### design.v
`timescale 1ns / 1ps
module xbip_dsp48_macro_0 (
    input wire                 CLK,
    input wire                 CE,
    input wire signed  [7:0]   A,
    input wire signed  [7:0]   B,
    input wire signed  [30:0]  C,
    output wire signed [31:0]  P
);
assign P = A * B + C;
endmodule
`timescale 1ns / 1ps
module MAC(
    input wire rstn_i,
    input wire clk_i,
    input wire dsp_enable_i,
    input wire dsp_valid_i,
    input wire signed [7:0] dsp_input_i,
    input wire signed [7:0] dsp_weight_i,
    output wire valid_o_d,
    output reg done_o,
    output wire signed [31:0] dsp_output_o
);
reg signed [30:0] partial_sum;     
reg signed [31:0] dsp_output;
wire signed [31:0] dsp_temp;
wire dsp_valid_o;
reg [1:0] dsp_valid_delay;
assign dsp_output_o = dsp_output;
assign dsp_valid_o = dsp_valid_delay[0];
assign valid_o_d = dsp_valid_delay[1];
always @(posedge clk_i or negedge rstn_i) begin
    if (!rstn_i) begin
        partial_sum <= 0;
    end else if (valid_o_d) begin
        partial_sum <= 0;
    end else begin
        partial_sum <= $signed ({dsp_temp[31],dsp_temp[29:0]});
    end 
end
always @(posedge clk_i or negedge rstn_i) begin
    if (!rstn_i) begin
        dsp_valid_delay <=0;
    end
    else begin
        dsp_valid_delay[0] <= dsp_valid_i;
        dsp_valid_delay[1] <= dsp_valid_delay[0];
    end
end
always @(posedge clk_i or negedge rstn_i) begin    
    if(!rstn_i) begin
        dsp_output <= 0;
        done_o <= 0;
    end
    else if (dsp_valid_o) begin
        dsp_output <= dsp_temp;
        done_o <= 1;
    end
    else begin
        dsp_output <=0;
        done_o <= 0;
    end
end 
xbip_dsp48_macro_0 DSP_for_MAC (
    .CLK(clk_i),              
    .CE(dsp_enable_i),        
    .A(dsp_input_i),          
    .B(dsp_weight_i),         
    .C(partial_sum),          
    .P(dsp_temp)              
);
endmodule
module Quantize
#(
    parameter WIDTH_INPUT       = 32, 
    parameter WIDTH_OUTPUT      = 8,
    parameter NUM_CALCULATE     = 8,
    parameter SCALIING_FACTOR   = 2408, 
    parameter QUANTIZE_BIT      = 8
)
(
    input wire                              clk_i,           
    input wire                              rstn_i,          
    input wire                              i_q_en,          
    input wire signed   [WIDTH_INPUT-1:0]   din_i,           
    output wire signed  [WIDTH_OUTPUT-1:0]  o_qout,          
    output wire                             o_qvalid,        
    output wire                             done_o           
);
    localparam LOCAL_COUNTER = $clog2(NUM_CALCULATE);  
    reg         [LOCAL_COUNTER-1:0] rCnt;                
    reg signed  [WIDTH_INPUT-1:0]   rScaled;             
    reg signed  [WIDTH_OUTPUT-1:0]  rClipped;            
    reg     rEn_delay;                                   
    reg     q_valid;                                     
    reg     q_done;                                      
    always @(posedge clk_i) begin
        if (!rstn_i) begin
            rEn_delay <= 0;                        
        end else begin
            rEn_delay <= i_q_en;                   
        end
    end
    always @(posedge clk_i or negedge rstn_i) begin
        if (!rstn_i) begin
            rScaled <= 0;                           
        end else if(din_i >= 0) begin
            rScaled <= (din_i + SCALIING_FACTOR / 2) / SCALIING_FACTOR;  
        end else begin
            rScaled <= (din_i - SCALIING_FACTOR / 2) / SCALIING_FACTOR;  
        end
    end
    always @(posedge clk_i) begin
        if (!rstn_i) begin
            q_valid <= 0;                          
            q_done  <= 0;                          
        end else if (rEn_delay) begin
            q_valid <= 1;                          
        end else if (rCnt == NUM_CALCULATE-2) begin
            q_done  <= 1;                           
        end else if (rCnt == NUM_CALCULATE-1) begin
            q_done  <= 0;                           
            q_valid <= 0;                          
        end
    end
    always @(posedge clk_i) begin
        if (!rstn_i) begin
            rCnt    <= 0;                              
        end else if(q_valid) begin
            rCnt <= rCnt + 1;                       
        end else begin
            rCnt <= 0;                              
        end
    end
    always @(posedge clk_i or negedge rstn_i) begin
        if (!rstn_i) begin
            rClipped <= 0;                          
        end else if (q_valid | rEn_delay) begin
            case(rScaled[QUANTIZE_BIT:QUANTIZE_BIT-1])
                2'b01:  begin
                    rClipped <= {(QUANTIZE_BIT-1){1'b1}};  
                end
                2'b10:  begin
                    rClipped <= {1'b1,{(QUANTIZE_BIT-1){1'b0}}};  
                end
                default:    begin
                    rClipped <= rScaled[QUANTIZE_BIT-1:0];  
                end
            endcase
        end else begin
            rClipped <= 0;                          
        end
    end    
    assign o_qvalid = q_valid;                     
    assign done_o   = q_done;                        
    assign o_qout   = rClipped;                      
endmodule
module Dequantize
#(
    parameter WIDTH_INPUT       = 32,
    parameter WIDTH_OUTPUT      = 32,
    parameter SCALIING_FACTOR_X = 2408,   
    parameter SCALIING_FACTOR_Y = 134,    
    parameter NUM_COUNTER_BIT   = 3,
    parameter NUM_CALCULATE     = 4
)
(
    input wire  clk_i,                               
    input wire  rstn_i,                              
    input wire signed   [WIDTH_INPUT-1:0]   din_i,   
    input wire  valid_i,                             
    output wire valid_o,                             
    output wire done_o,                              
    output wire signed  [WIDTH_OUTPUT-1:0]  dout_o   
);
    reg         [NUM_COUNTER_BIT-1:0]   rCnt;            
    reg signed  [WIDTH_OUTPUT-1:0]      rScaled;         
    reg         q_done;                                  
    reg [1:0]   valid_delay;                             
    always @(posedge clk_i or negedge rstn_i) begin
        if (!rstn_i) begin
            rScaled <= 0;
        end else begin
            rScaled <= din_i * SCALIING_FACTOR_X * SCALIING_FACTOR_Y; 
        end
    end
    always @(posedge clk_i or negedge rstn_i) begin
        if (!rstn_i) begin
            q_done <= 0;
        end else if (rCnt == NUM_CALCULATE-2) begin
            q_done <= 1;
        end else if (rCnt == NUM_CALCULATE-1) begin
            q_done <= 0;
        end
    end
    always @(posedge clk_i or negedge rstn_i) begin
        if (!rstn_i) begin
            rCnt <= 0;
        end else if (valid_o) begin
            rCnt <= rCnt + 1;
        end else begin
            rCnt <= 0;
        end
    end
    always @(posedge clk_i or negedge rstn_i) begin
        if (!rstn_i) begin
            valid_delay <= 0;
        end else begin
            valid_delay[0] <= valid_i;
            valid_delay[1] <= valid_delay[0];
        end
    end
    assign done_o = q_done;
    assign valid_o = valid_delay[1];
    assign dout_o = rScaled;
endmodule
module top(
    input wire                  clk_i,           
    input wire                  rstn_i,          
    input wire                  start_i,         
    input wire signed   [31:0]  vector_x_i,      
    input wire signed   [31:0]  quant_w_i,       
    output wire                 done_o,          
    output wire signed  [31:0]  dout_o           
);
wire quantize_done;                        
wire dequantize_done;                      
wire signed [7:0]   quantized_data;          
wire signed [31:0]  mac_out [3:0];           
reg signed  [31:0]  mac_o [3:0];             
wire valid;                                
wire mac_done;                             
wire [3:0] mac_done_w;                     
assign mac_done = mac_done_w[0];
reg q_valid;                               
reg [31:0] q_in;                           
Quantize #(
    .WIDTH_INPUT(32), 
    .WIDTH_OUTPUT(8),
    .NUM_CALCULATE(8),                     
    .SCALIING_FACTOR(2408),                
    .QUANTIZE_BIT(8) 
) quantize_inst (
    .clk_i(clk_i),                         
    .rstn_i(rstn_i),                       
    .i_q_en(start_i),                      
    .din_i(vector_x_i),                    
    .o_qout(quantized_data),               
    .o_qvalid(valid),                      
    .done_o(quantize_done)                 
);
genvar i;
generate 
    for (i = 0; i < 4; i = i + 1) begin : mac_gen
        MAC mymac(
            .clk_i(clk_i),                 
            .rstn_i(rstn_i),               
            .dsp_enable_i(valid),          
            .dsp_valid_i(quantize_done),   
            .dsp_input_i(quantized_data),  
            .dsp_weight_i(quant_w_i[32-1-8*i:32-8*(i+1)]),  
            .done_o(mac_done_w[i]),        
            .dsp_output_o(mac_out[i])      
        );
        always @(posedge clk_i or negedge rstn_i) begin
            if (!rstn_i) begin
                mac_o[i] <= 0;             
            end else if (mac_done) begin
                mac_o[i] <= mac_out[i];    
            end
        end
    end
endgenerate
Dequantize #(
    .WIDTH_INPUT(32),                      
    .WIDTH_OUTPUT(32), 
    .SCALIING_FACTOR_X(2408), 
    .SCALIING_FACTOR_Y(134),
    .NUM_COUNTER_BIT(3),                   
    .NUM_CALCULATE(4) 
) dequantize_inst (
    .clk_i(clk_i),                         
    .rstn_i(rstn_i),                       
    .din_i(q_in),                          
    .valid_i(q_valid),                     
    .done_o(dequantize_done),              
    .dout_o(dout_o)                        
);
reg [1:0] qCnt;                            
always @(posedge clk_i or negedge rstn_i) begin
    if (!rstn_i) begin
        qCnt <= 0;                         
    end else if (q_valid) begin
        qCnt <= qCnt + 1;                  
    end
end
always @(posedge clk_i or negedge rstn_i) begin
    if (!rstn_i) begin
        q_valid <= 0;                      
    end else if (mac_done) begin
        q_valid <= 1;                      
    end else if (qCnt == 3) begin
        q_valid <= 0;                      
    end
end
always @(posedge clk_i or negedge rstn_i) begin
    if (!rstn_i) begin
        q_in <= 0;                         
    end else if (q_valid) begin
        q_in <= mac_o[qCnt];               
    end else begin
        q_in <= 0;                         
    end
end
assign done_o = dequantize_done ? 1 : 0;   
endmodule
### run.sh
#!/bin/bash
# the make line also repeats each setting of config.mk as NAME=value (left out here)
make -C /OpenROAD-flow-scripts/flow DESIGN_CONFIG=/design/flow/config.mk WORK_HOME=/design/flow/orfs CLKGATE_MAP_FILE= finish
### config.mk
export PLATFORM = sky130hd
export DESIGN_NAME = top
export DESIGN_NICKNAME = top
export VERILOG_FILES = /design/flow/design.v
export SDC_FILE = /design/flow/constraint.sdc
export NUM_CORES = 4
export LEC_CHECK = 0
export ABC_AREA = 1
export CAP_MARGIN = 20
export CORE_MARGIN = 2
export CORE_UTILIZATION = 72
export CTS_CLUSTER_SIZE = 89
export MAX_ROUTING_LAYER = met4
export PLACE_DENSITY_LB_ADDON = 0.22
export SLEW_MARGIN = 20
export TNS_END_PERCENT = 40
### constraint.sdc
create_clock -name core_clock -period 17.7 [get_ports {clk_i}]
set_input_delay 3.5400 -clock core_clock [delete_from_list [all_inputs] [get_ports {clk_i}]]
set_output_delay 3.5400 -clock core_clock [all_outputs]
set_load 0.01 [all_outputs]
==> results.sh, run 1 <==
# source this file to load flow results
export IMPL_chipArea_um2=66370
export IMPL_timing_final_max_slew_violations=0
export IMPL_dp_hpwl_um=94120
export IMPL_area_occupied_by_registers_um2=10630
export IMPL_clock_transition_at_the_registers_of_the_reported_paths_ns=0.07
export IMPL_worst_clock_skew_ns=0.03676
export IMPL_synthTopLogicFamily="simple AND/OR/NAND/NOR gates"
export IMPL_routed_via_count=46320
export IMPL_crit_type="in -> reg"
export IMPL_worst_skew_pair_late_latency_ns=0.60
export IMPL_tritoncts="yes"
export IMPL_r2r_start="q_in[3]$_DFF_PN0_"
export IMPL_syn_inst=5951
export IMPL_core_um2=63310
export IMPL_post_route_min_period_ns=21.34
export IMPL_hold_viol_final=0
export IMPL_ant_nets=0
export IMPL_timing_critical_path_required_ns=18.16
export IMPL_area_combinational_um2=34100
export IMPL_compound_area_share_pct=6.594
export IMPL_worstPathArrival_ns=21.80
export IMPL_critPathLaunchType="input port"
export IMPL_setup_tns_ns=-30.57
export IMPL_synth_chip_area_um2=46310
export IMPL_worstHoldPathType="reg -> reg"
export IMPL_worst_reg2reg_path_depth=40
export IMPL_dr_pass1_iters=8
export IMPL_ff_type="dfrtp_1"
export IMPL_min_to="mac_gen[3].mymac.dsp_valid_delay[0]$_DFF_PN0_"
export IMPL_synth_warning_count=6
export IMPL_route_detailed_drc=0
export IMPL_netlist_top_cells_count="nand2_1 (1478), inv_1 (963), ha_1 (441), dfrtp_1 (420), nor2_1 (396)"
export IMPL_floorplan_initialDensity_pct=73.15
export IMPL_so_violations="negative setup slack"
export IMPL_postRouteWirelength_um=156500
export IMPL_hold_slack_ns=0.3858
export IMPL_avg_wl_per_cell_um=20.84
export IMPL_final_setup_viol_count=9
export IMPL_drtIter0Drc=5163
export IMPL_routability_cong=0.9766
export IMPL_most_common_cell="nand2_1"
export IMPL_synth_seq_cells=426
export IMPL_rows=92
export IMPL_die_w_um=257.6
export IMPL_cap_viol_max_count=0
export IMPL_share_of_the_clock_period_used_by_the_worst_path_after_layout_pct=120.5
export IMPL_clock_tree_htree_level_count=2
export IMPL_crit_fanout=8
export IMPL_io_buffers=95
export IMPL_n_fill_cell=2492
export IMPL_fmax_ghz=0.04687
export IMPL_synth_adder_area_share_pct=25.18
export IMPL_fin_nets=7450
export IMPL_post_cts_hold_buffer_count=0
export IMPL_whs_path_depth=0
export IMPL_cpMaxStageDelayCell="a21oi_4"
export IMPL_worst_pin_slew_ns=1.179
export IMPL_gr_usage_all_layers_pct=41.64
export IMPL_cts_root_to_sink_buffers=3
export IMPL_mappedNetlistArea_um2=46310
export IMPL_crit_path_end="quantize_inst.rScaled[8]$_DFF_PN0_"
export IMPL_r2r_setup_slack_ns=8.77
export IMPL_cts_buffers=42
export IMPL_largest_area_cell="dfrtp_1"
export IMPL_min_delay_start="quantize_inst.q_done$_SDFFE_PN0P_"
export IMPL_synthXorXnorAreaFrac_pct=5.616
export IMPL_grt_pass1_vias=45040
export IMPL_worstSetupEndpointType="flip-flop"
export IMPL_critical_path_reg2reg_endpoint="dequantize_inst.rScaled[31]$_DFF_PN0_"
export IMPL_cp_num_cells=155
export IMPL_grt_setup_unrepaired="yes"
export IMPL_syn2layout_area_growth_pct=25.01
export IMPL_die_y_um=257.6
export IMPL_antenna_found_initial=4
export IMPL_mean_instance_size_in_the_synthesized_netlist_um2=7.783
export IMPL_clock_root_buffer="clkbuf_16"
export IMPL_maximum_cell_stage_delay_along_the_critical_path_ns=0.32
export IMPL_post_synth_top_area_fraction_pct=22.69
export IMPL_ios=100
export IMPL_maximum_number_of_pins_on_one_net_before_global_route_repair=184
export IMPL_netlist_cell_type_count=67
export IMPL_synth_top_cells_by_area="dfrtp_1 (23%), fa_1 (13%), nand2_1 (12%), ha_1 (12%), inv_1 (7.8%)"
export IMPL_sink_count_of_the_clock_tree=426
export IMPL_dpl_cell_area_um2=52200
export IMPL_cpMostUsedCell="nand2_2"
export IMPL_layout_cell_area_non_filler_um2=57900
export IMPL_sequential_share_of_the_synthesized_area_pct=22.95
export IMPL_drt_vias_per_instance=6.165
export IMPL_crit_start="vector_x_i[31]"
export IMPL_log_warning_count=44
export IMPL_yosysCellCount=5951
export IMPL_gate_family_responsible_for_the_most_delay_along_the_worst_path="simple AND/OR/NAND/NOR gates"
export IMPL_crit_path_buf_inv_count=33
export IMPL_outcome="failed layout checks"
export IMPL_mux_area_share_pct=0.02972
export IMPL_grt_pass1_wl_um=218900
export IMPL_final_setup_worst_slack_ns=-3.636
export IMPL_count_of_library_flops_with_an_enable_pin=0
export IMPL_globalRouteOverflowTotal=0
export IMPL_synth_simple_area_share_pct=29.27
export IMPL_timing_max_slew_rel_slack_pct=21.43
export IMPL_async_flop_share_pct=98.59
-- routing by layer --
metal	vias up	global-route usage [%]	wire length [um]
met5	-	-	0
met4	0	19.03	12030
met3	1192	6.920	15750
met2	3374	70.12	75080
met1	22000	49.06	53680
li1	19750	-	-
-- layout make-up --
cell class | count | area share, %
Clock buffer | 50 | 1.919
Sequential cell | 426 | 18.37
Inverter | 1050 | 7.015
Tap cell | 846 | 1.828
Clock inverter | 24 | 0.6916
Multi-Input combinational cell | 4344 | 58.89
Timing Repair Buffer | 771 | 11.28
Antenna cell | 2 | 0.008645
-- through the flow --
stage	setup slack (ns)	instances	util [%]
finish	-3.636	7513	91.45
CTS	-2.068	7423	86.92
global route	-4.309	7513	91.45
detailed placement	-3.250	7284	82.45
global placement	-2.602	7284	82.45
floorplan	-1.347	5954	-
-- timing repair --
item,CTS,global route
cloned,8,2
resized,177,530
buffers inserted,57,87
pin swaps,114,316
endpoints found under the setup margin,9,9
==> run 2, diff against run 1 <==
- CTS_CLUSTER_DIAMETER: not set -> 258
- CTS_CLUSTER_SIZE: 89 -> not set
- MAX_ROUTING_LAYER: met4 -> not set
- PLACE_DENSITY_LB_ADDON: 0.22 -> not set
- TNS_END_PERCENT: 40 -> not set
- clock period: 17.7 -> 26.8 ns (I/O delays scaled with it)
==> run 2 against run 1 <==
Effect of this change:
- now clean on timing, DRC and antenna
- hold slack worse by 0.023 ns
- flip-flop count stayed put
- sequential share of layout area is 3.2 points higher
- setup slack better by 5.7 ns
- via count is 20% lower
- register-to-register slack better by 9.5 ns
- count of clock-buffer cells in the layout is 14 higher
- non-clock buffer count is 658 lower
- utilization is 14 points lower
- critical path type unchanged
- largest cell class unchanged
- highest routed layer unchanged
==> results.sh, run 2 <==
# source this file to load flow results
export IMPL_grt_util_met2_pct=56.04
export IMPL_cp_num_cells=139
export IMPL_route_detailed_drc=0
export IMPL_globalRoute_busiestLayer="met2"
export IMPL_maximum_number_of_pins_on_one_net_before_global_route_repair=182
export IMPL_worst_pin_slew_ns=1.103
export IMPL_crit_type="in -> reg"
export IMPL_min_delay_start="quantize_inst.q_done$_SDFFE_PN0P_"
export IMPL_mappedNetlistArea_um2=46310
export IMPL_globalRouteOverflowTotal=0
export IMPL_post_synth_top_area_fraction_pct=22.69
export IMPL_fin_nets=6785
export IMPL_crit_start="vector_x_i[31]"
export IMPL_sequential_share_of_the_synthesized_area_pct=22.95
export IMPL_mean_instance_size_in_the_synthesized_netlist_um2=7.783
export IMPL_worst_clock_skew_ns=0.02412
export IMPL_avg_wl_per_cell_um=15.58
export IMPL_synthTopLogicFamily="simple AND/OR/NAND/NOR gates"
export IMPL_mux_area_share_pct=0.02972
export IMPL_floorplan_initialDensity_pct=73.15
export IMPL_clock_tree_htree_level_count=2
export IMPL_io_buffers=95
export IMPL_drtIter0Drc=2488
export IMPL_synth_chip_area_um2=46310
export IMPL_syn2layout_area_growth_pct=6.459
export IMPL_cpMaxStageDelayCell="clkinv_2"
export IMPL_fmax_ghz=0.04038
export IMPL_routed_via_count=37270
export IMPL_ios=100
export IMPL_critPathLaunchType="input port"
export IMPL_syn_inst=5951
export IMPL_grt_pass1_wl_um=177800
export IMPL_largest_area_cell="dfrtp_1"
export IMPL_cts_root_to_sink_buffers=3
export IMPL_critical_path_reg2reg_endpoint="dequantize_inst.rScaled[31]$_DFF_PN0_"
export IMPL_hold_viol_final=0
export IMPL_synthXorXnorAreaFrac_pct=5.616
export IMPL_grt_setup_unrepaired="no"
export IMPL_synth_warning_count=6
export IMPL_worst_reg2reg_path_depth=40
export IMPL_post_route_min_period_ns=24.77
export IMPL_post_cts_hold_buffer_count=0
export IMPL_dr_pass1_iters=6
export IMPL_synth_simple_area_share_pct=29.27
export IMPL_r2r_start="q_in[3]$_DFF_PN0_"
export IMPL_die_y_um=257.6
export IMPL_clock_transition_at_the_registers_of_the_reported_paths_ns=0.06
export IMPL_global_route_usage_met1_pct=43.24
export IMPL_sink_count_of_the_clock_tree=426
export IMPL_cpMostUsedCell="nand2_4"
export IMPL_routability_cong=0.9421
export IMPL_crit_fanout=41
export IMPL_final_setup_viol_count=0
export IMPL_hold_slack_ns=0.3625
export IMPL_antenna_found_initial=1
export IMPL_die_w_um=257.6
export IMPL_synth_seq_cells=426
export IMPL_clock_root_buffer="clkbuf_16"
export IMPL_chipArea_um2=66370
export IMPL_share_of_the_clock_period_used_by_the_worst_path_after_layout_pct=92.41
export IMPL_timing_max_slew_rel_slack_pct=26.49
export IMPL_rows=92
export IMPL_worstPathArrival_ns=25.23
export IMPL_min_to="mac_gen[3].mymac.dsp_valid_delay[0]$_DFF_PN0_"
export IMPL_crit_path_end="quantize_inst.rScaled[8]$_DFF_PN0_"
export IMPL_crit_path_buf_inv_count=11
export IMPL_yosysCellCount=5951
export IMPL_gr_usage_all_layers_pct=32.56
export IMPL_netlist_cell_type_count=67
export IMPL_timing_final_max_slew_violations=0
export IMPL_grt_pass1_vias=37230
export IMPL_synth_adder_area_share_pct=25.18
export IMPL_cts_setup_buffers=0
export IMPL_grt_use_met3_pct=3.347
export IMPL_tritoncts="yes"
export IMPL_async_flop_share_pct=98.59
export IMPL_worstSetupEndpointType="flip-flop"
export IMPL_cts_buffers=45
export IMPL_dp_hpwl_um=83620
export IMPL_setup_tns_ns=0
export IMPL_timing_critical_path_required_ns=27.26
export IMPL_r2r_setup_slack_ns=18.22
export IMPL_ff_type="dfrtp_1"
export IMPL_maximum_cell_stage_delay_along_the_critical_path_ns=0.61
export IMPL_drt_vias_per_instance=5.440
export IMPL_log_warning_count=40
export IMPL_netlist_top_cells_count="nand2_1 (1478), inv_1 (963), ha_1 (441), dfrtp_1 (420), nor2_1 (396)"
export IMPL_synth_top_cells_by_area="dfrtp_1 (23%), fa_1 (13%), nand2_1 (12%), ha_1 (12%), inv_1 (7.8%)"
export IMPL_outcome="complete, no violations"
export IMPL_most_common_cell="nand2_1"
export IMPL_gate_family_responsible_for_the_most_delay_along_the_worst_path="simple AND/OR/NAND/NOR gates"
export IMPL_compound_area_share_pct=6.594
export IMPL_area_occupied_by_registers_um2=10630
export IMPL_post_cts_resize_count=0
export IMPL_ant_nets=0
export IMPL_whs_path_depth=0
export IMPL_worst_skew_pair_late_latency_ns=0.59
export IMPL_area_combinational_um2=30910
export IMPL_antenna_diode_count=0
export IMPL_postRouteWirelength_um=106800
export IMPL_cap_viol_max_count=0
export IMPL_count_of_library_flops_with_an_enable_pin=0
export IMPL_core_um2=63310
export IMPL_n_fill_cell=4634
export IMPL_worstHoldPathType="reg -> reg"
[run 2: area by class of cell]
type / count / share of cell area, %
clock inverter: 18 / 0.5380
clock buffer: 64 / 2.675
inverter: 1050 / 8.138
tap: 846 / 2.147
timing repair buffer: 113 / 2.253
sequential: 426 / 21.57
multi-input combinational: 4334 / 62.68
[run 2: routing by layer]
metal | wire length [um] | vias to the layer above
li1 | - | 18380
met1 | 46440 | 17700
met2 | 51570 | 966
met3 | 5205 | 217
met4 | 3546 | 0
met5 | 0 | -
[run 2: stage by stage]
step | std cells | instance area (um2) | setup slack [ns] | utilization, %
final | 6851 | 49310 | 2.035 | 77.88
after global routing | 6851 | 49310 | 0.09524 | 77.88
after CTS | 6851 | 49310 | 1.327 | 77.89
after detailed placement | 6769 | 47730 | 0.7339 | 75.39
after global placement | 6769 | 47730 | 1.570 | 75.39
after floorplan | 5954 | 46330 | 5.246 | -
==> run 3, diff against run 2 <==
- ABC_AREA: 1 -> 0
- CAP_MARGIN: 20 -> 35
- CELL_PAD_IN_SITES_GLOBAL_PLACEMENT: not set -> 1
- CORE_ASPECT_RATIO: not set -> 0.8
- CORE_UTILIZATION: 72 -> 18
- CTS_CLUSTER_DIAMETER: 258 -> 284
- MIN_ROUTING_LAYER: not set -> met2
- PLACE_DENSITY_LB_ADDON: not set -> 0.17
- SETUP_SLACK_MARGIN: not set -> 3.37
- SLEW_MARGIN: 20 -> 35
- clock period: 26.8 -> 42.3 ns (I/O delays scaled with it)
==> run 3 against run 2 <==
Effect of this change:
- still clean
- non-clock buffer count rose by 40
- via count rose by 28%
- wire length is 26% higher
- register-to-register slack improved by 15 ns
- area after synthesis decreased by 1.8%
- final area grew 5.8%
- flip-flop count is the same
- sequential share of layout area decreased by 1.2 points
- count of clock-buffer cells in the layout is 11 higher
- final cell count is 21% higher
- critical path type unchanged
- critical endpoint unchanged
==> results.sh, run 3 <==
# source this file to load flow results
export IMPL_synth_simple_area_share_pct=15.46
export IMPL_routed_via_count=47720
export IMPL_routability_cong=0.8011
export IMPL_cts_setup_buffers=0
export IMPL_post_synth_top_area_fraction_pct=23.10
export IMPL_worstHoldPathType="reg -> reg"
export IMPL_netlist_cell_type_count=144
export IMPL_synth_adder_area_share_pct=25.84
export IMPL_avg_wl_per_cell_um=16.24
export IMPL_die_y_um=453.7
export IMPL_rows=165
export IMPL_critPathLaunchType="input port"
export IMPL_dr_pass1_iters=6
export IMPL_largest_area_cell="dfrtp_1"
export IMPL_yosysCellCount=4864
export IMPL_sink_count_of_the_clock_tree=426
export IMPL_maximum_cell_stage_delay_along_the_critical_path_ns=0.70
export IMPL_cpMostUsedCell="a21oi_1"
export IMPL_postLayoutCoreUtil_pct=20.69
export IMPL_worst_reg2reg_path_depth=42
export IMPL_hold_viol_final=0
export IMPL_crit_type="in -> reg"
export IMPL_compound_area_share_pct=17.33
export IMPL_synth_warning_count=6
export IMPL_mean_instance_size_in_the_synthesized_netlist_um2=9.354
export IMPL_critical_path_reg2reg_endpoint="dequantize_inst.rScaled[31]$_DFF_PN0_"
export IMPL_cts_buffers=49
export IMPL_r2r_setup_slack_ns=33.52
export IMPL_ios=100
export IMPL_gate_family_responsible_for_the_most_delay_along_the_worst_path="AND-OR/OR-AND gates"
export IMPL_worst_clock_skew_ns=0.02496
export IMPL_grt_pass1_vias=55750
export IMPL_crit_fanout=25
export IMPL_clock_root_buffer="clkbuf_16"
export IMPL_gr_usage_all_layers_pct=15.55
export IMPL_globalRouteOverflowTotal=0
export IMPL_floorplan_initialDensity_pct=18.05
export IMPL_clock_transition_at_the_registers_of_the_reported_paths_ns=0.06
export IMPL_antenna_found_initial=0
export IMPL_r2r_start="q_in[3]$_DFF_PN0_"
export IMPL_maximum_number_of_pins_on_one_net_before_global_route_repair=151
export IMPL_chipArea_um2=256800
export IMPL_fin_nets=5717
export IMPL_io_buffers=95
export IMPL_crit_path_buf_inv_count=3
export IMPL_crit_path_end="quantize_inst.rScaled[8]$_DFF_PN0_"
export IMPL_timing_critical_path_required_ns=42.75
export IMPL_fmax_ghz=0.02805
export IMPL_final_setup_viol_count=0
export IMPL_sequential_share_of_the_synthesized_area_pct=23.37
export IMPL_synth_top_cells_by_area="dfrtp_1 (23%), fa_1 (14%), ha_1 (12%), xnor2_1 (5.1%), and2_1 (4.4%)"
export IMPL_worst_pin_slew_ns=0.8854
export IMPL_grt_setup_unrepaired="no"
export IMPL_clock_tree_htree_level_count=2
export IMPL_cap_viol_max_count=0
export IMPL_cts_root_to_sink_buffers=3
export IMPL_worstSetupEndpointType="flip-flop"
export IMPL_mappedNetlistArea_um2=45500
export IMPL_mux_area_share_pct=4.469
export IMPL_drt_vias_per_instance=5.765
export IMPL_postRouteWirelength_um=134400
export IMPL_min_to="mac_gen[3].mymac.dsp_valid_delay[0]$_DFF_PN0_"
export IMPL_ant_nets=0
export IMPL_route_detailed_drc=0
export IMPL_antenna_diode_count=0
export IMPL_timing_max_slew_rel_slack_pct=40.04
export IMPL_synth_chip_area_um2=45500
export IMPL_n_fill_cell=27560
export IMPL_share_of_the_clock_period_used_by_the_worst_path_after_layout_pct=84.28
export IMPL_syn2layout_area_growth_pct=14.61
export IMPL_synthXorXnorAreaFrac_pct=7.615
export IMPL_log_warning_count=37
export IMPL_drtIter0Drc=3618
export IMPL_grt_pass1_wl_um=211400
export IMPL_synth_seq_cells=426
export IMPL_hold_slack_ns=0.3440
export IMPL_timing_final_max_slew_violations=0
export IMPL_crit_start="vector_x_i[31]"
export IMPL_setup_tns_ns=0
export IMPL_post_cts_hold_buffer_count=0
export IMPL_core_um2=252100
export IMPL_ff_type="dfrtp_1"
export IMPL_dp_hpwl_um=102000
export IMPL_worst_skew_pair_late_latency_ns=0.61
export IMPL_netlist_top_cells_count="inv_1 (516), ha_1 (442), dfrtp_1 (420), and2_1 (318)"
export IMPL_worstPathArrival_ns=36.10
export IMPL_async_flop_share_pct=98.59
export IMPL_cp_num_cells=80
export IMPL_syn_inst=4864
export IMPL_synthTopLogicFamily="adder cells"
export IMPL_outcome="complete, no violations"
export IMPL_whs_path_depth=0
export IMPL_most_common_cell="inv_1"
export IMPL_min_delay_start="quantize_inst.q_done$_SDFFE_PN0P_"
export IMPL_tritoncts="yes"
export IMPL_die_w_um=566.1
export IMPL_count_of_library_flops_with_an_enable_pin=0
export IMPL_post_route_min_period_ns=35.65
export IMPL_post_cts_resize_count=0
export IMPL_cpMaxStageDelayCell="nor4_1"
-- run 3: cell type report --
type / count / area (um2) / area share, %
inverter: 516 / 1937 / 3.714
tap: 3340 / 4179 / 8.014
timing repair buffer: 153 / 1445 / 2.771
clock buffer: 75 / 1476 / 2.831
multi-input combinational: 3755 / 32320 / 61.98
sequential: 426 / 10640 / 20.40
clock inverter: 12 / 151.4 / 0.2903
-- run 3: per-stage QoR --
stage / instances / worst slack [ns] / area [um2]
6_report: 8277 / 6.651 / 52150
5_1_grt: 8277 / 3.997 / 52150
4_1_cts: 8270 / 6.840 / 52010
3_5_place_dp: 8183 / 6.323 / 50380
3_3_place_gp: 8181 / 6.791 / 50290
2_1_floorplan: 4867 / 13.89 / 45510
-- run 3: metal layers --
| metal | global-route usage (%) | share of wire (%) | vias up |
|---|---|---|---|
| met5 | 1.290 | 0.24 | - |
| met4 | 1.211 | 2.1 | 10 |
| met3 | 23.92 | 46 | 392 |
| met2 | 17.06 | 52 | 12630 |
| met1 | - | 0 | 17950 |
| li1 | - | - | 16730 |
==> run 4, diff against run 3 <==
- ABC_AREA: 0 -> not set
- CAP_MARGIN: 35 -> 20
- CELL_PAD_IN_SITES_GLOBAL_PLACEMENT: 1 -> not set
- CORE_ASPECT_RATIO: 0.8 -> 0.64
- CORE_MARGIN: 2 -> 5
- CORE_UTILIZATION: 18 -> 47
- CTS_CLUSTER_DIAMETER: 284 -> 195
- GPL_ROUTABILITY_DRIVEN: not set -> 0
- GPL_TIMING_DRIVEN: not set -> 0
- MIN_ROUTING_LAYER: met2 -> not set
- PLACE_DENSITY_LB_ADDON: 0.17 -> 0.02
- SETUP_SLACK_MARGIN: 3.37 -> 5.0
- SLEW_MARGIN: 35 -> 20
- clock period: 42.3 -> 25.7 ns (I/O delays scaled with it)
==> run 4 against run 3 <==
Effect of this change:
- via count fell by 22%
- highest routed layer unchanged
- non-clock buffer count rose by 462
- hold slack worse by 0.024 ns
- area after synthesis did not move
- wire length down 7.5%
- final area rose by 8.3%
- final cell count fell by 19%
- flip-flop count is the same
==> results.sh, run 4 <==
# source this file to load flow results
export IMPL_outcome="complete, no violations"
export IMPL_dp_hpwl_um=95250
export IMPL_synthXorXnorAreaFrac_pct=7.615
export IMPL_synth_adder_area_share_pct=25.84
export IMPL_hold_viol_final=0
export IMPL_instances_no_fill=6696
export IMPL_die_y_um=258.9
export IMPL_synth_warning_count=6
export IMPL_mean_instance_size_in_the_synthesized_netlist_um2=9.354
export IMPL_gate_family_responsible_for_the_most_delay_along_the_worst_path="AND-OR/OR-AND gates"
export IMPL_sink_count_of_the_clock_tree=426
export IMPL_async_flop_share_pct=98.59
export IMPL_count_of_library_flops_with_an_enable_pin=0
export IMPL_cts_buffers=44
export IMPL_timing_final_max_slew_violations=0
export IMPL_min_delay_start="dequantize_inst.valid_delay[0]$_DFF_PN0_"
export IMPL_compound_area_share_pct=17.33
export IMPL_sequential_share_of_the_synthesized_area_pct=23.37
export IMPL_cpMaxStageDelayCell="or4_4"
export IMPL_crit_start="vector_x_i[31]"
export IMPL_final_setup_viol_count=0
export IMPL_crit_type="in -> reg"
export IMPL_worst_pin_slew_ns=1.153
export IMPL_timing_max_slew_rel_slack_pct=23.11
export IMPL_syn2layout_area_growth_pct=24.08
export IMPL_setup_tns_ns=0
export IMPL_postRouteWirelength_um=124300
export IMPL_clock_root_buffer="clkbuf_16"
export IMPL_cp_num_cells=105
export IMPL_maximum_number_of_pins_on_one_net_before_global_route_repair=99
export IMPL_r2r_setup_slack_ns=16.85
export IMPL_worst_reg2reg_path_depth=34
export IMPL_dr_pass1_iters=8
export IMPL_hold_slack_ns=0.3205
export IMPL_largest_area_cell="dfrtp_1"
export IMPL_synth_top_cells_by_area="dfrtp_1 (23%), fa_1 (14%), ha_1 (12%), xnor2_1 (5.1%), and2_1 (4.4%)"
export IMPL_antenna_found_initial=6
export IMPL_maximum_cell_stage_delay_along_the_critical_path_ns=0.53
export IMPL_ff_type="dfrtp_1"
export IMPL_gr_usage_all_layers_pct=23.66
export IMPL_post_cts_hold_buffer_count=0
export IMPL_synth_chip_area_um2=45500
export IMPL_synth_seq_cells=426
export IMPL_die_w_um=398.9
export IMPL_post_synth_top_area_fraction_pct=23.10
export IMPL_crit_path_end="quantize_inst.rScaled[2]$_DFF_PN0_"
export IMPL_globalRouteOverflowTotal=0
export IMPL_cpMostUsedCell="buf_4"
export IMPL_avg_wl_per_cell_um=18.56
export IMPL_rows=91
export IMPL_yosysCellCount=4864
export IMPL_drtIter0Drc=2651
export IMPL_clock_transition_at_the_registers_of_the_reported_paths_ns=0.06
export IMPL_number_of_placed_instances_taps_included=6268
export IMPL_n_fill_cell=8455
export IMPL_mux_area_share_pct=4.469
export IMPL_critical_path_reg2reg_endpoint="mac_gen[0].mymac.partial_sum[27]$_DFF_PN0_"
export IMPL_io_buffers=91
export IMPL_worstPathArrival_ns=25.23
export IMPL_crit_path_buf_inv_count=31
export IMPL_syn_inst=4864
export IMPL_ios=100
export IMPL_log_warning_count=38
export IMPL_post_route_min_period_ns=24.72
export IMPL_share_of_the_clock_period_used_by_the_worst_path_after_layout_pct=96.17
export IMPL_r2r_start="quantize_inst.rClipped[4]$_DFF_PN0_"
export IMPL_cap_viol_max_count=0
export IMPL_cts_root_to_sink_buffers=3
export IMPL_min_to="dequantize_inst.valid_delay[1]$_DFF_PN0_"
export IMPL_most_common_cell="inv_1"
export IMPL_netlist_cell_type_count=144
export IMPL_whs_path_depth=0
export IMPL_worstHoldPathType="reg -> reg"
export IMPL_tritoncts="yes"
export IMPL_worstSetupEndpointType="flip-flop"
export IMPL_clock_tree_htree_level_count=2
export IMPL_crit_fanout=8
export IMPL_grt_pass1_vias=35690
export IMPL_fmax_ghz=0.04046
export IMPL_fin_nets=6175
export IMPL_route_detailed_drc=0
export IMPL_synth_simple_area_share_pct=15.46
export IMPL_ant_nets=0
export IMPL_drt_vias_per_instance=5.531
export IMPL_chipArea_um2=103300
export IMPL_grt_setup_unrepaired="yes"
export IMPL_floorplan_initialDensity_pct=47.29
export IMPL_netlist_top_cells_count="inv_1 (516), ha_1 (442), dfrtp_1 (420), and2_1 (318)"
export IMPL_worst_skew_pair_late_latency_ns=0.61
export IMPL_timing_critical_path_required_ns=26.22
export IMPL_mappedNetlistArea_um2=45500
export IMPL_synthTopLogicFamily="adder cells"
export IMPL_core_um2=96210
export IMPL_grt_pass1_wl_um=198000
export IMPL_worst_clock_skew_ns=0.03644
export IMPL_critPathLaunchType="input port"
export IMPL_routed_via_count=37040
## run 4: per-layer routing
layer  vias to the layer above  wire length (um)  global-route usage (%)  part of all wire, %
li1                      17830                 -                       -                    -
met1                     18260             65060                   38.90                   52
met2                       850             50210                   32.60                   40
met3                        97              7468                   4.227                  6.0
met4                         4              1535                   3.223                  1.2
met5                         -                27                       0                0.022
## run 4: through the flow
| stage | cell area (um2) | setup slack [ns] | utilization [%] |
|---|---|---|---|
| floorplan | 46330 | 1.813 | - |
| global placement | 48870 | -3.255 | 50.79 |
| detailed placement | 49070 | -3.224 | 51.00 |
| CTS | 54480 | 1.226 | 56.62 |
| global route | 56450 | 0.2679 | 58.67 |
| finish | 56450 | 0.9845 | 58.67 |
## run 4: area by class of cell
cell class / count / area (um2) / share of cell area [%]
Antenna cell: 3 / 7.507 / 0.01330
Buffer: 170 / 1030 / 1.824
Clock buffer: 57 / 1210 / 2.143
Clock inverter: 21 / 304.0 / 0.5386
Inverter: 516 / 1939 / 3.436
Multi-Input combinational cell: 3756 / 35810 / 63.44
Sequential cell: 426 / 10630 / 18.83
Tap cell: 1302 / 1629 / 2.886
Timing Repair Buffer: 445 / 3890 / 6.891
## run 4: repair_timing
item                                   4_1_cts  5_1_grt
setup buffers                              237      106
resized                                    413      231
pin swaps                                  177      161
cloned                                       4        0
setup endpoints to repair                    9        9
endpoints found under the hold margin        0        0
==> run 5, diff against run 4 <==
- CAP_MARGIN: 20 -> 5
- CORE_ASPECT_RATIO: 0.64 -> not set
- CORE_MARGIN: 5 -> 2
- CORE_UTILIZATION: 47 -> 70
- CTS_CLUSTER_DIAMETER: 195 -> 341
- GPL_ROUTABILITY_DRIVEN: 0 -> not set
- GPL_TIMING_DRIVEN: 0 -> not set
- PLACE_DENSITY_LB_ADDON: 0.02 -> not set
- SETUP_SLACK_MARGIN: 5.0 -> not set
- clock period: 25.7 -> 11.4 ns (I/O delays scaled with it)
==> run 5 against run 4 <==
Effect of this change:
- now fails the layout checks on negative setup slack
- clock skew shrank 0.017 ns
- count of clock-buffer cells in the layout increased by 2
- flip-flop count stayed put
- die area is 35% lower
- wire length rose by 15%
- non-clock buffer count grew 422
- setup slack got worse by 12 ns
- final area grew 3.3%
- area after synthesis unchanged
- first-iteration DRC count increased by 47%
- critical path type unchanged
==> results.sh, run 5 <==
# source this file to load flow results
export IMPL_outcome="failed layout checks"
export IMPL_so_violations="negative setup slack"
export IMPL_syn_inst=4864
export IMPL_gate_family_responsible_for_the_most_delay_along_the_worst_path="AND-OR/OR-AND gates"
export IMPL_synthTopLogicFamily="adder cells"
export IMPL_maximum_number_of_pins_on_one_net_before_global_route_repair=157
export IMPL_fin_nets=6594
export IMPL_floorplan_initialDensity_pct=70.70
export IMPL_crit_fanout=8
export IMPL_worstHoldPathType="reg -> reg"
export IMPL_async_flop_share_pct=98.59
export IMPL_log_warning_count=44
export IMPL_crit_path_end="quantize_inst.rScaled[8]$_DFF_PN0_"
export IMPL_postLayoutCoreUtil_pct=90.59
export IMPL_mappedNetlistArea_um2=45500
export IMPL_core_um2=64350
export IMPL_io_buffers=95
export IMPL_area_combinational_um2=34940
export IMPL_ant_nets=0
export IMPL_r2r_setup_slack_ns=1.46
export IMPL_ios=100
export IMPL_grt_pass1_wl_um=218400
export IMPL_grt_pass1_vias=43720
export IMPL_setup_tns_ns=-94.76
export IMPL_cpMostUsedCell="buf_4"
export IMPL_timing_max_slew_rel_slack_pct=26.00
export IMPL_final_setup_worst_slack_ns=-10.66
export IMPL_instances_no_fill=6666
export IMPL_netlist_cell_type_count=144
export IMPL_hold_viol_final=0
export IMPL_dr_pass1_iters=8
export IMPL_timing_final_max_slew_violations=0
export IMPL_whs_path_depth=0
export IMPL_avg_wl_per_cell_um=21.51
export IMPL_critical_path_reg2reg_endpoint="dequantize_inst.rScaled[31]$_DFF_PN0_"
export IMPL_route_detailed_drc=0
export IMPL_sequential_share_of_the_synthesized_area_pct=23.37
export IMPL_synth_warning_count=6
export IMPL_mux_area_share_pct=4.469
export IMPL_n_fill_cell=2733
export IMPL_count_of_library_flops_with_an_enable_pin=0
export IMPL_crit_start="vector_x_i[31]"
export IMPL_grt_setup_unrepaired="yes"
export IMPL_timing_critical_path_required_ns=11.85
export IMPL_worst_skew_pair_late_latency_ns=0.58
export IMPL_final_setup_viol_count=9
export IMPL_number_of_placed_instances_taps_included=6426
export IMPL_fmax_ghz=0.04533
export IMPL_largest_area_cell="dfrtp_1"
export IMPL_yosysCellCount=4864
export IMPL_postRouteWirelength_um=143400
export IMPL_antenna_diode_count=0
export IMPL_most_common_cell="inv_1"
export IMPL_synth_simple_area_share_pct=15.46
export IMPL_min_delay_start="quantize_inst.q_done$_SDFFE_PN0P_"
export IMPL_min_to="mac_gen[3].mymac.dsp_valid_delay[0]$_DFF_PN0_"
export IMPL_ff_type="dfrtp_1"
export IMPL_hold_slack_ns=0.3313
export IMPL_drt_vias_per_instance=6.423
export IMPL_die_y_um=258.9
export IMPL_globalRouteOverflowTotal=0
export IMPL_synth_chip_area_um2=45500
export IMPL_cap_viol_max_count=0
export IMPL_rows=93
export IMPL_cts_root_to_sink_buffers=3
export IMPL_post_route_min_period_ns=22.06
export IMPL_antenna_found_initial=0
export IMPL_worst_pin_slew_ns=1.102
export IMPL_synthXorXnorAreaFrac_pct=7.615
export IMPL_crit_type="in -> reg"
export IMPL_routability_cong=0.9399
export IMPL_dp_hpwl_um=91350
export IMPL_die_w_um=258.9
export IMPL_synth_adder_area_share_pct=25.84
export IMPL_share_of_the_clock_period_used_by_the_worst_path_after_layout_pct=193.5
export IMPL_maximum_cell_stage_delay_along_the_critical_path_ns=0.51
export IMPL_critPathLaunchType="input port"
export IMPL_drtIter0Drc=3890
export IMPL_gr_usage_all_layers_pct=39.87
export IMPL_crit_path_buf_inv_count=20
export IMPL_area_occupied_by_registers_um2=10640
export IMPL_cpMaxStageDelayCell="o31ai_4"
export IMPL_routed_via_count=42820
export IMPL_synth_seq_cells=426
export IMPL_sink_count_of_the_clock_tree=426
export IMPL_worstSetupEndpointType="flip-flop"
export IMPL_worstPathArrival_ns=22.51
export IMPL_post_synth_top_area_fraction_pct=23.10
export IMPL_clock_transition_at_the_registers_of_the_reported_paths_ns=0.07
export IMPL_netlist_top_cells_count="inv_1 (516), ha_1 (442), dfrtp_1 (420), and2_1 (318)"
export IMPL_pre_cts_slack_ns=-11.21
export IMPL_post_cts_hold_buffer_count=0
export IMPL_r2r_start="q_in[3]$_DFF_PN0_"
export IMPL_clock_root_buffer="clkbuf_16"
export IMPL_worst_reg2reg_path_depth=42
export IMPL_worst_clock_skew_ns=0.01921
export IMPL_cp_num_cells=96
export IMPL_tritoncts="yes"
export IMPL_compound_area_share_pct=17.33
export IMPL_synth_top_cells_by_area="dfrtp_1 (23%), fa_1 (14%), ha_1 (12%), xnor2_1 (5.1%), and2_1 (4.4%)"
export IMPL_clock_tree_htree_level_count=2
export IMPL_mean_instance_size_in_the_synthesized_netlist_um2=9.354
export IMPL_cts_buffers=42
export IMPL_syn2layout_area_growth_pct=28.13
export IMPL_chipArea_um2=67050
[run 5: cell type report]
cell class / instances / area share [%]
multi-input combinational: 3755 / 59.94
sequential: 426 / 18.24
timing repair buffer: 1037 / 14.24
inverter: 516 / 3.335
clock buffer: 59 / 2.121
tap: 855 / 1.835
clock inverter: 18 / 0.2855
[run 5: layer usage]
layer,vias to the layer above,track usage (%),share of wire (%)
li1,18630,-,-
met1,21110,46.76,36
met2,2267,70.34,50
met3,806,5.282,6.2
met4,0,22.86,7.1
met5,-,0,0
[run 5: through the flow]
stage	instance area [um2]
2_1_floorplan	46330
3_3_place_gp	53420
3_5_place_dp	53420
4_1_cts	56890
5_1_grt	58290
6_report	58290
[run 5: repair_timing]
item / 4_1_cts / 5_1_grt
pin swaps: 165 / 164
cloned: 2 / 1
gates resized: 272 / 193
setup endpoints to repair: 9 / 9
hold endpoints to repair: 0 / 0
setup buffers: 97 / 66
==> run 6, diff against run 5 <==
- ABC_AREA: not set -> 1
- CAP_MARGIN: 5 -> 20
- CORE_UTILIZATION: 70 -> 32
- CTS_CLUSTER_DIAMETER: 341 -> 22
- GPL_ROUTABILITY_DRIVEN: not set -> 0
- HOLD_SLACK_MARGIN: not set -> 0.22
- MAX_ROUTING_LAYER: not set -> met4
- MIN_ROUTING_LAYER: not set -> met1
- PLACE_DENSITY_LB_ADDON: not set -> 0.2
- SETUP_SLACK_MARGIN: not set -> 5.0
- clock period: 11.4 -> 24.7 ns (I/O delays scaled with it)
==> run 6 against run 5 <==
Effect of this change:
- now clean on timing, DRC and antenna
- hold slack gained 0.032 ns
- sequential share of layout area down 0.58 points
- register-to-register slack improved by 15 ns
- largest cell class unchanged
- synthesized cell count up 22%
- final area rose by 3.2%
- non-clock buffer count down 642
- wire length fell by 16%
- utilization shrank 49 points
- flip-flop count unchanged
==> results.sh, run 6 <==
# source this file to load flow results
export IMPL_antenna_found_initial=4
export IMPL_syn_inst=5951
export IMPL_timing_max_slew_rel_slack_pct=30.24
export IMPL_area_combinational_um2=34330
export IMPL_outcome="complete, no violations"
export IMPL_routed_via_count=38320
export IMPL_log_warning_count=37
export IMPL_final_setup_viol_count=0
export IMPL_worstSetupEndpointType="flip-flop"
export IMPL_gate_family_responsible_for_the_most_delay_along_the_worst_path="simple AND/OR/NAND/NOR gates"
export IMPL_syn2layout_area_growth_pct=29.95
export IMPL_sequential_share_of_the_synthesized_area_pct=22.95
export IMPL_synth_warning_count=6
export IMPL_sink_count_of_the_clock_tree=426
export IMPL_timing_final_max_slew_violations=0
export IMPL_grt_pass1_vias=39250
export IMPL_worst_skew_pair_late_latency_ns=0.70
export IMPL_maximum_cell_stage_delay_along_the_critical_path_ns=0.30
export IMPL_fmax_ghz=0.04708
export IMPL_dp_hpwl_um=91140
export IMPL_cpMostUsedCell="nand2_4"
export IMPL_post_synth_top_area_fraction_pct=22.69
export IMPL_area_occupied_by_registers_um2=10630
export IMPL_share_of_the_clock_period_used_by_the_worst_path_after_layout_pct=86.00
export IMPL_clock_transition_at_the_registers_of_the_reported_paths_ns=0.04
export IMPL_io_buffers=95
export IMPL_min_delay_start="dequantize_inst.valid_delay[0]$_DFF_PN0_"
export IMPL_clock_tree_htree_level_count=4
export IMPL_cts_root_to_sink_buffers=3
export IMPL_maximum_number_of_pins_on_one_net_before_global_route_repair=95
export IMPL_die_w_um=384.4
export IMPL_cpMaxStageDelayCell="ha_4"
export IMPL_critical_path_reg2reg_endpoint="mac_gen[1].mymac.dsp_output[27]$_DFF_PN0_"
export IMPL_r2r_setup_slack_ns=16.41
export IMPL_crit_path_end="quantize_inst.rScaled[4]$_DFF_PN0_"
export IMPL_drtIter0Drc=1716
export IMPL_compound_area_share_pct=6.594
export IMPL_hold_viol_final=0
export IMPL_synth_adder_area_share_pct=25.18
export IMPL_cap_viol_max_count=0
export IMPL_min_to="dequantize_inst.valid_delay[1]$_DFF_PN0_"
export IMPL_fin_nets=7190
export IMPL_timing_critical_path_required_ns=25.29
export IMPL_critPathLaunchType="input port"
export IMPL_grt_pass1_wl_um=200100
export IMPL_ios=100
export IMPL_route_detailed_drc=0
export IMPL_worst_reg2reg_path_depth=34
export IMPL_worstHoldPathType="reg -> reg"
export IMPL_hold_slack_ns=0.3632
export IMPL_mappedNetlistArea_um2=46310
export IMPL_crit_type="in -> reg"
export IMPL_yosysCellCount=5951
export IMPL_mux_area_share_pct=0.02972
export IMPL_floorplan_initialDensity_pct=32.24
export IMPL_grt_setup_unrepaired="yes"
export IMPL_crit_start="vector_x_i[31]"
export IMPL_setup_tns_ns=0
export IMPL_synthTopLogicFamily="simple AND/OR/NAND/NOR gates"
export IMPL_post_route_min_period_ns=21.24
export IMPL_tritoncts="yes"
export IMPL_synth_simple_area_share_pct=29.27
export IMPL_worstPathArrival_ns=21.83
export IMPL_ant_nets=0
export IMPL_ff_type="dfrtp_1"
export IMPL_crit_fanout=8
export IMPL_rows=139
export IMPL_worst_clock_skew_ns=0.05737
export IMPL_r2r_start="quantize_inst.rClipped[0]$_DFF_PN0_"
export IMPL_cts_buffers=152
export IMPL_crit_path_buf_inv_count=32
export IMPL_netlist_top_cells_count="nand2_1 (1478), inv_1 (963), ha_1 (441), dfrtp_1 (420), nor2_1 (396)"
export IMPL_synth_seq_cells=426
export IMPL_mean_instance_size_in_the_synthesized_netlist_um2=7.783
export IMPL_gr_usage_all_layers_pct=16.96
export IMPL_cp_num_cells=156
export IMPL_async_flop_share_pct=98.59
export IMPL_chipArea_um2=147800
export IMPL_most_common_cell="nand2_1"
export IMPL_synth_top_cells_by_area="dfrtp_1 (23%), fa_1 (13%), nand2_1 (12%), ha_1 (12%), inv_1 (7.8%)"
export IMPL_dr_pass1_iters=25
export IMPL_globalRouteOverflowTotal=0
export IMPL_drt_vias_per_instance=4.561
export IMPL_worst_pin_slew_ns=1.045
export IMPL_postRouteWirelength_um=121100
export IMPL_avg_wl_per_cell_um=14.41
export IMPL_largest_area_cell="dfrtp_1"
export IMPL_count_of_library_flops_with_an_enable_pin=0
export IMPL_clock_root_buffer="clkbuf_16"
export IMPL_die_y_um=384.4
export IMPL_netlist_cell_type_count=67
export IMPL_whs_path_depth=0
export IMPL_synthXorXnorAreaFrac_pct=5.616
export IMPL_postLayoutCoreUtil_pct=41.90
export IMPL_n_fill_cell=14520
export IMPL_synth_chip_area_um2=46310
export IMPL_core_um2=143700
[run 6: cell type report]
class                      count  share of cell area [%]
clock buffer                 215                   7.313
multi-input combinational   4350                   57.03
clock inverter                58                   1.254
inverter                    1050                   6.785
antenna                        4                 0.01663
sequential                   426                   17.67
tap                         1903                   3.956
timing repair buffer         395                   5.972
[run 6: timing repair]
item,CTS,global route
cloned,16,2
resized,438,225
buffers inserted,202,71
pin swaps,253,172
hold buffers,0,0
endpoints found under the setup margin,9,9
[run 6: per-layer routing]
| layer | up-vias | GRT usage, % | share of wire, % | routed length, um |
|---|---|---|---|---|
| met5 | - | - | 0 | 0 |
| met2 | 579 | 27.44 | 47 | 56870 |
| met3 | 145 | 2.192 | 2.9 | 3483 |
| met1 | 18270 | 22.72 | 49 | 58980 |
| met4 | 0 | 3.429 | 1.4 | 1721 |
| li1 | 19320 | - | - | - |
[run 6: through the flow]
stage | setup WS (ns) | area (um2) | std cells
floorplan | 4.349 | 47200 | 5954
global placement | 0.9233 | 49930 | 7833
detailed placement | 0.3209 | 49930 | 7833
CTS | 3.891 | 58630 | 8324
global route | 2.454 | 60180 | 8398
finish | 3.457 | 60190 | 8401
==> run 7, diff against run 6 <==
- ABC_AREA: 1 -> not set
- CAP_MARGIN: 20 -> 40
- CORE_UTILIZATION: 32 -> 72
- CTS_CLUSTER_DIAMETER: 22 -> not set
- CTS_CLUSTER_SIZE: not set -> 10
- GPL_ROUTABILITY_DRIVEN: 0 -> not set
- HOLD_SLACK_MARGIN: 0.22 -> not set
- MAX_ROUTING_LAYER: met4 -> not set
- MIN_ROUTING_LAYER: met1 -> not set
- PLACE_DENSITY: not set -> 0.37
- PLACE_DENSITY_LB_ADDON: 0.2 -> not set
- SETUP_SLACK_MARGIN: 5.0 -> 1.38
- clock period: 24.7 -> 5.78 ns (I/O delays scaled with it)
==> run 7 against run 6 <==
Effect of this change:
- die area down 56%
- the run now fails in clock tree synthesis
- synthesized cell count down 18%
- area after synthesis down 1.8%
==> results.sh, run 7 <==
# implementation run metrics
export IMPL_outcome="stopped before the end"
export IMPL_lastStage="clock tree synthesis"
export IMPL_stop_err="[ERROR DPL-0038] Utilization greater than 100%, impossible to legalize"
export IMPL_syn_inst=4864
export IMPL_async_flop_share_pct=98.59
export IMPL_io_buffers=95
export IMPL_synth_chip_area_um2=45500
export IMPL_yosysCellCount=4864
export IMPL_die_w_um=255.4
export IMPL_chipArea_um2=65220
export IMPL_synth_seq_cells=426
export IMPL_pre_cts_slack_ns=-15.80
export IMPL_rows=92
export IMPL_mappedNetlistArea_um2=45500
export IMPL_synth_simple_area_share_pct=15.46
export IMPL_mux_area_share_pct=4.469
export IMPL_ios=100
export IMPL_die_y_um=255.4
export IMPL_core_um2=62740
export IMPL_ff_type="dfrtp_1"
export IMPL_most_common_cell="inv_1"
export IMPL_post_synth_top_area_fraction_pct=23.10
export IMPL_dp_hpwl_um=127600
export IMPL_routability_cong=0.9265
export IMPL_sequential_share_of_the_synthesized_area_pct=23.37
export IMPL_largest_area_cell="dfrtp_1"
export IMPL_mean_instance_size_in_the_synthesized_netlist_um2=9.354
export IMPL_synth_top_cells_by_area="dfrtp_1 (23%), fa_1 (14%), ha_1 (12%), xnor2_1 (5.1%), and2_1 (4.4%)"
export IMPL_count_of_library_flops_with_an_enable_pin=0
export IMPL_netlist_cell_type_count=144
export IMPL_netlist_top_cells_count="inv_1 (516), ha_1 (442), dfrtp_1 (420), and2_1 (318)"
export IMPL_synthTopLogicFamily="adder cells"
export IMPL_compound_area_share_pct=17.33
export IMPL_synth_adder_area_share_pct=25.84
export IMPL_synth_warning_count=6
export IMPL_floorplan_initialDensity_pct=72.52
export IMPL_synthXorXnorAreaFrac_pct=7.615
run 7: through the flow:
step                TNS, ns  cells  hold WS, ns  area, um2
floorplan           -200.15   4867       0.3288      47220
global placement    -329.75   6873       0.3371      57830
detailed placement  -445.12   6874       0.3588      57850
==> run 8, diff against run 7 <==
- ABC_AREA: not set -> 1
- CAP_MARGIN: 40 -> 20
- CORE_UTILIZATION: 72 -> 68
- CTS_CLUSTER_SIZE: 10 -> not set
- MAX_ROUTING_LAYER: not set -> met4
- PLACE_DENSITY: 0.37 -> not set
- SETUP_SLACK_MARGIN: 1.38 -> not set
- clock period: 5.78 -> 27.9 ns (I/O delays scaled with it)
==> run 8 against run 7 <==
Effect of this change:
- the run now finishes clean
- synthesized cell count increased by 22%
- die area grew 7.7%
- area after synthesis increased by 1.8%
==> results.sh, run 8 <==
# source this file to load flow results
export IMPL_avg_wl_per_cell_um=15.24
export IMPL_r2r_start="q_in[3]$_DFF_PN0_"
export IMPL_timing_critical_path_required_ns=28.37
export IMPL_worstHoldPathType="reg -> reg"
export IMPL_crit_path_end="quantize_inst.rScaled[8]$_DFF_PN0_"
export IMPL_yosysCellCount=5951
export IMPL_crit_fanout=41
export IMPL_cap_viol_max_count=0
export IMPL_r2r_setup_slack_ns=19.30
export IMPL_post_cts_resize_count=0
export IMPL_largest_area_cell="dfrtp_1"
export IMPL_die_w_um=265.0
export IMPL_grt_setup_unrepaired="no"
export IMPL_crit_start="vector_x_i[31]"
export IMPL_critical_path_reg2reg_endpoint="dequantize_inst.rScaled[31]$_DFF_PN0_"
export IMPL_synth_warning_count=6
export IMPL_dp_hpwl_um=83380
export IMPL_floorplan_initialDensity_pct=68.84
export IMPL_critPathLaunchType="input port"
export IMPL_most_common_cell="nand2_1"
export IMPL_maximum_cell_stage_delay_along_the_critical_path_ns=1.19
export IMPL_ios=100
export IMPL_netlist_cell_type_count=67
export IMPL_maximum_number_of_pins_on_one_net_before_global_route_repair=186
export IMPL_drtIter0Drc=2345
export IMPL_cts_buffers=45
export IMPL_cpMaxStageDelayCell="clkdlybuf4s50_1"
export IMPL_n_fill_cell=5430
export IMPL_synth_top_cells_by_area="dfrtp_1 (23%), fa_1 (13%), nand2_1 (12%), ha_1 (12%), inv_1 (7.8%)"
export IMPL_io_buffers=95
export IMPL_drt_vias_per_instance=5.353
export IMPL_crit_type="in -> reg"
export IMPL_route_detailed_drc=0
export IMPL_worst_reg2reg_path_depth=39
export IMPL_timing_final_max_slew_violations=0
export IMPL_final_setup_viol_count=0
export IMPL_worst_clock_skew_ns=0.01930
export IMPL_globalRouteOverflowTotal=0
export IMPL_synthTopLogicFamily="simple AND/OR/NAND/NOR gates"
export IMPL_count_of_library_flops_with_an_enable_pin=0
export IMPL_compound_area_share_pct=6.594
export IMPL_sink_count_of_the_clock_tree=426
export IMPL_routed_via_count=36860
export IMPL_chipArea_um2=70210
export IMPL_post_synth_top_area_fraction_pct=22.69
export IMPL_fin_nets=6789
export IMPL_worstPathArrival_ns=26.15
export IMPL_routability_cong=0.9500
export IMPL_fmax_ghz=0.03893
export IMPL_synthXorXnorAreaFrac_pct=5.616
export IMPL_post_cts_hold_buffer_count=0
export IMPL_cp_num_cells=135
export IMPL_mux_area_share_pct=0.02972
export IMPL_worstSetupEndpointType="flip-flop"
export IMPL_share_of_the_clock_period_used_by_the_worst_path_after_layout_pct=92.06
export IMPL_whs_path_depth=0
export IMPL_mean_instance_size_in_the_synthesized_netlist_um2=7.783
export IMPL_mappedNetlistArea_um2=46310
export IMPL_worst_pin_slew_ns=1.105
export IMPL_setup_tns_ns=0
export IMPL_ff_type="dfrtp_1"
export IMPL_min_to="dequantize_inst.valid_delay[1]$_DFF_PN0_"
export IMPL_synth_seq_cells=426
export IMPL_antenna_found_initial=3
export IMPL_cts_root_to_sink_buffers=3
export IMPL_clock_root_buffer="clkbuf_16"
export IMPL_tritoncts="yes"
export IMPL_ant_nets=0
export IMPL_grt_pass1_vias=36450
export IMPL_cts_setup_buffers=0
export IMPL_dr_pass1_iters=7
export IMPL_syn2layout_area_growth_pct=6.646
export IMPL_outcome="complete, no violations"
export IMPL_timing_max_slew_rel_slack_pct=26.09
export IMPL_clock_transition_at_the_registers_of_the_reported_paths_ns=0.06
export IMPL_gate_family_responsible_for_the_most_delay_along_the_worst_path="simple AND/OR/NAND/NOR gates"
export IMPL_postRouteWirelength_um=104900
export IMPL_area_occupied_by_registers_um2=10630
export IMPL_clock_tree_htree_level_count=2
export IMPL_sequential_share_of_the_synthesized_area_pct=22.95
export IMPL_log_warning_count=42
export IMPL_async_flop_share_pct=98.59
export IMPL_cpMostUsedCell="nand2_4"
export IMPL_synth_simple_area_share_pct=29.27
export IMPL_area_combinational_um2=30910
export IMPL_crit_path_buf_inv_count=11
export IMPL_post_route_min_period_ns=25.69
export IMPL_grt_pass1_wl_um=175800
export IMPL_synth_chip_area_um2=46310
export IMPL_netlist_top_cells_count="nand2_1 (1478), inv_1 (963), ha_1 (441), dfrtp_1 (420), nor2_1 (396)"
export IMPL_min_delay_start="dequantize_inst.valid_delay[0]$_DFF_PN0_"
export IMPL_gr_usage_all_layers_pct=31.48
export IMPL_worst_skew_pair_late_latency_ns=0.58
export IMPL_synth_adder_area_share_pct=25.18
export IMPL_hold_viol_final=0
export IMPL_rows=95
export IMPL_core_um2=67280
export IMPL_hold_slack_ns=0.3471
export IMPL_syn_inst=5951
export IMPL_die_y_um=265.0
run 8: metal layers:
metal  wire length, um  GRT usage [%]  up-vias  share of wire, %
met5                 0              -        -                 0
met4              2683          8.520        0               2.6
met3              4394          2.731      180               4.2
met2             50070          52.02      776                48
met1             47800          41.98    17500                46
li1                  -              -    18400                 -
run 8: area by class of cell:
class,instances,share of cell area (%)
timing repair buffer,117,2.295
sequential,426,21.53
clock inverter,23,0.6840
tap,873,2.211
multi-input combinational,4334,62.57
antenna,3,0.01520
inverter,1050,8.121
clock buffer,59,2.571
run 8: per-stage QoR:
step / instances / util [%] / worst slack (ns) / area (um2)
floorplan: 5954 / - / 6.126 / 46330
global placement: 6800 / 71.02 / 2.476 / 47780
detailed placement: 6800 / 71.02 / 1.795 / 47780
CTS: 6882 / 73.41 / 2.344 / 49380
global route: 6882 / 73.41 / 0.1187 / 49380
finish: 6885 / 73.42 / 2.214 / 49390
